## P
// GameModeEazy
module GameModeEazy(
input wire clk,
input wire rst,
input wire load,
input wire [63:0] load_board,
input wire [3:0]btn,
input wire [3:0]mode,
output wire [63:0] num,
output wire [15:0] judge
    );
reg [63:0] num_reg; 
reg [63:0] num_reg_last;
reg [3:0]position_reg;
reg [1:0]count;
assign num = num_reg;
judge m0(.num(num),.judge(judge));
always @ (posedge clk)
if (rst) begin
	num_reg = 64'b0001000000000000000000000000000000000000000000000000000000010000;
	count = 2'b00;
end
else if (load) begin
	num_reg = load_board;
end
else if (mode==4'b0011) begin
	if (count==2'b11) count=2'b00; else count=count+1'b1;
	num_reg_last=num_reg;
		if (btn[0]==1)
		begin		
			if (num_reg[3:0]==4'b0000)
				begin
					num_reg[3:0]=num_reg[19:16];
					num_reg[19:16]=4'b0000;
				end
			if (num_reg[7:4]==4'b0000)
				begin
					num_reg[7:4]=num_reg[23:20];
					num_reg[23:20]=4'b0000;
				end	
			if (num_reg[11:8]==4'b0000)
				begin
					num_reg[11:8]=num_reg[27:24];
					num_reg[27:24]=4'b0000;
				end	
			if (num_reg[15:12]==4'b0000)
				begin
					num_reg[15:12]=num_reg[31:28];
					num_reg[31:28]=4'b0000;
				end	
			if (num_reg[19:16]==4'b0000)
				begin
					num_reg[19:16]=num_reg[35:32];
					num_reg[35:32]=4'b0000;
				end
			if (num_reg[23:20]==4'b0000)
				begin
					num_reg[23:20]=num_reg[39:36];
					num_reg[39:36]=4'b0000;
				end	
			if (num_reg[27:24]==4'b0000)
				begin
					num_reg[27:24]=num_reg[43:40];
					num_reg[43:40]=4'b0000;
				end	
			if (num_reg[31:28]==4'b0000)
				begin
					num_reg[31:28]=num_reg[47:44];
					num_reg[47:44]=4'b0000;
				end	
			if (num_reg[3:0]==4'b0000)
				begin
					num_reg[3:0]=num_reg[19:16];
					num_reg[19:16]=4'b0000;
				end
			if (num_reg[7:4]==4'b0000)
				begin
					num_reg[7:4]=num_reg[23:20];
  ...
For scale: about 69 flip-flops, roughly 160 I/O pins.
clock: 14.9 ns
lec_check: 0
cap_margin: 20
core_margin: 2
core_utilization: 51
cts_cluster_diameter: 255
cts_cluster_size: 98
gpl_routability_driven: 1
slew_margin: 20
run.sh (not shown) runs the stock make flow with config.mk's settings and CLKGATE_MAP_FILE=.
P: it failed with a tool error in 5_1_grt, so there are no final results.
Input changes introduced in Q (baseline for comparison: P):
--- a/flow/config.mk
+++ b/flow/config.mk
@@ -9,5 +9,3 @@
 export CORE_MARGIN = 2
-export CORE_UTILIZATION = 51
-export CTS_CLUSTER_DIAMETER = 255
-export CTS_CLUSTER_SIZE = 98
+export CORE_UTILIZATION = 50
 export GPL_ROUTABILITY_DRIVEN = 1
==> flow/constraint.sdc <==
create_clock -name core_clock -period 24.2 [get_ports {clk}]
set_input_delay 4.8400 -clock core_clock [delete_from_list [all_inputs] [get_ports {clk}]]
set_output_delay 4.8400 -clock core_clock [all_outputs]
set_load 0.01 [all_outputs]
==> results <==
Completing all stages was not enough for Q: its layout failed the final checks because of negative setup slack.
Q against P: total core area climbed 0.0024 mm²; fraction of synthesized cell area in xor and xnor cells barely changed; instance count of the mapped netlist barely changed.
The inputs of R differ from those of Q as listed below.
--- a/flow/config.mk
+++ b/flow/config.mk
@@ -9,3 +9,3 @@
 export CORE_MARGIN = 2
-export CORE_UTILIZATION = 50
+export CORE_UTILIZATION = 45
 export GPL_ROUTABILITY_DRIVEN = 1
==> flow/constraint.sdc <==
create_clock -name core_clock -period 22.0 [get_ports {clk}]
set_input_delay 4.4000 -clock core_clock [delete_from_list [all_inputs] [get_ports {clk}]]
set_output_delay 4.4000 -clock core_clock [all_outputs]
set_load 0.01 [all_outputs]
Findings:
The runs compared here, Q and R, all ended either early or with open violations. The flow for R finished, though final verification flagged negative setup slack. In R relative to Q, final RePlAce weighted congestion had gone down slightly. R vs Q — area occupied by multi-input gates dropped slightly. In the metrics for Q and R, the one carrying the higher endpoint arrival time on the critical path is Q. R has horizontal die size above what Q had. Compared R vs Q, and worst-margin pin slew is up in R. As far as number of flip-flops and latches goes, Q and R are indistinguishable; the numbers are identical.
> inputs changed (R -> S)
--- a/flow/config.mk
+++ b/flow/config.mk
@@ -9,3 +9,3 @@
 export CORE_MARGIN = 2
-export CORE_UTILIZATION = 45
+export CORE_UTILIZATION = 30
 export GPL_ROUTABILITY_DRIVEN = 1
==> flow/constraint.sdc <==
create_clock -name core_clock -period 27.6 [get_ports {clk}]
set_input_delay 5.5200 -clock core_clock [delete_from_list [all_inputs] [get_ports {clk}]]
set_output_delay 5.5200 -clock core_clock [all_outputs]
set_load 0.01 [all_outputs]
==> results <==
Of R and S, only S finishes the flow clean. The flow completed for R, but it is not clean: the layout still shows negative setup slack. Diff R -> S | design area | decrease of 0.017 mm². Register-to-register slack in S is 3590 ps above R. Compared with R, S shows final routed wire length divided by cell count higher by 16%. Relative to R, the maximum number of pins on one net before global-route repair measured on S has decreased by a little under 10%. The final reports for S and R show number of detailed-route iterations in the first pass lower in the former. Compared with R, in S via density per instance has decreased; clock skew shows an increase of 8.8 ps. From S to R, area after synthesis did not move at all.
Input-level comparison between T and S:
--- a/flow/config.mk
+++ b/flow/config.mk
@@ -9,4 +9,5 @@
 export CORE_MARGIN = 2
-export CORE_UTILIZATION = 30
+export CORE_UTILIZATION = 58
 export GPL_ROUTABILITY_DRIVEN = 1
 export SLEW_MARGIN = 20
+export TNS_END_PERCENT = 5
==> flow/constraint.sdc <==
create_clock -name core_clock -period 22.9 [get_ports {clk}]
set_input_delay 4.5800 -clock core_clock [delete_from_list [all_inputs] [get_ports {clk}]]
set_output_delay 4.5800 -clock core_clock [all_outputs]
set_load 0.01 [all_outputs]
Notes after the runs:
Comparing T against S, there is no change at all in number of buffers created by CTS.
The post-cts repair resize count of T exceeds that of S by 270.
Diff T..S | area fraction in full adders, half adders and majority gates | unchanged
Against S, area after detailed placement in T rose by more than 10%.
NOTE: site row count in T falls short of that of S
T ended up with a lower die span in x than S did.
The higher total core area came out of S.
Of the two candidates, S has the worse overall die area and T the better one.
Vertical die dimension: T vs S down about 28%
As the logs show, T stopped at 5_1_grt after a tool error, so it never reached the end of the flow.
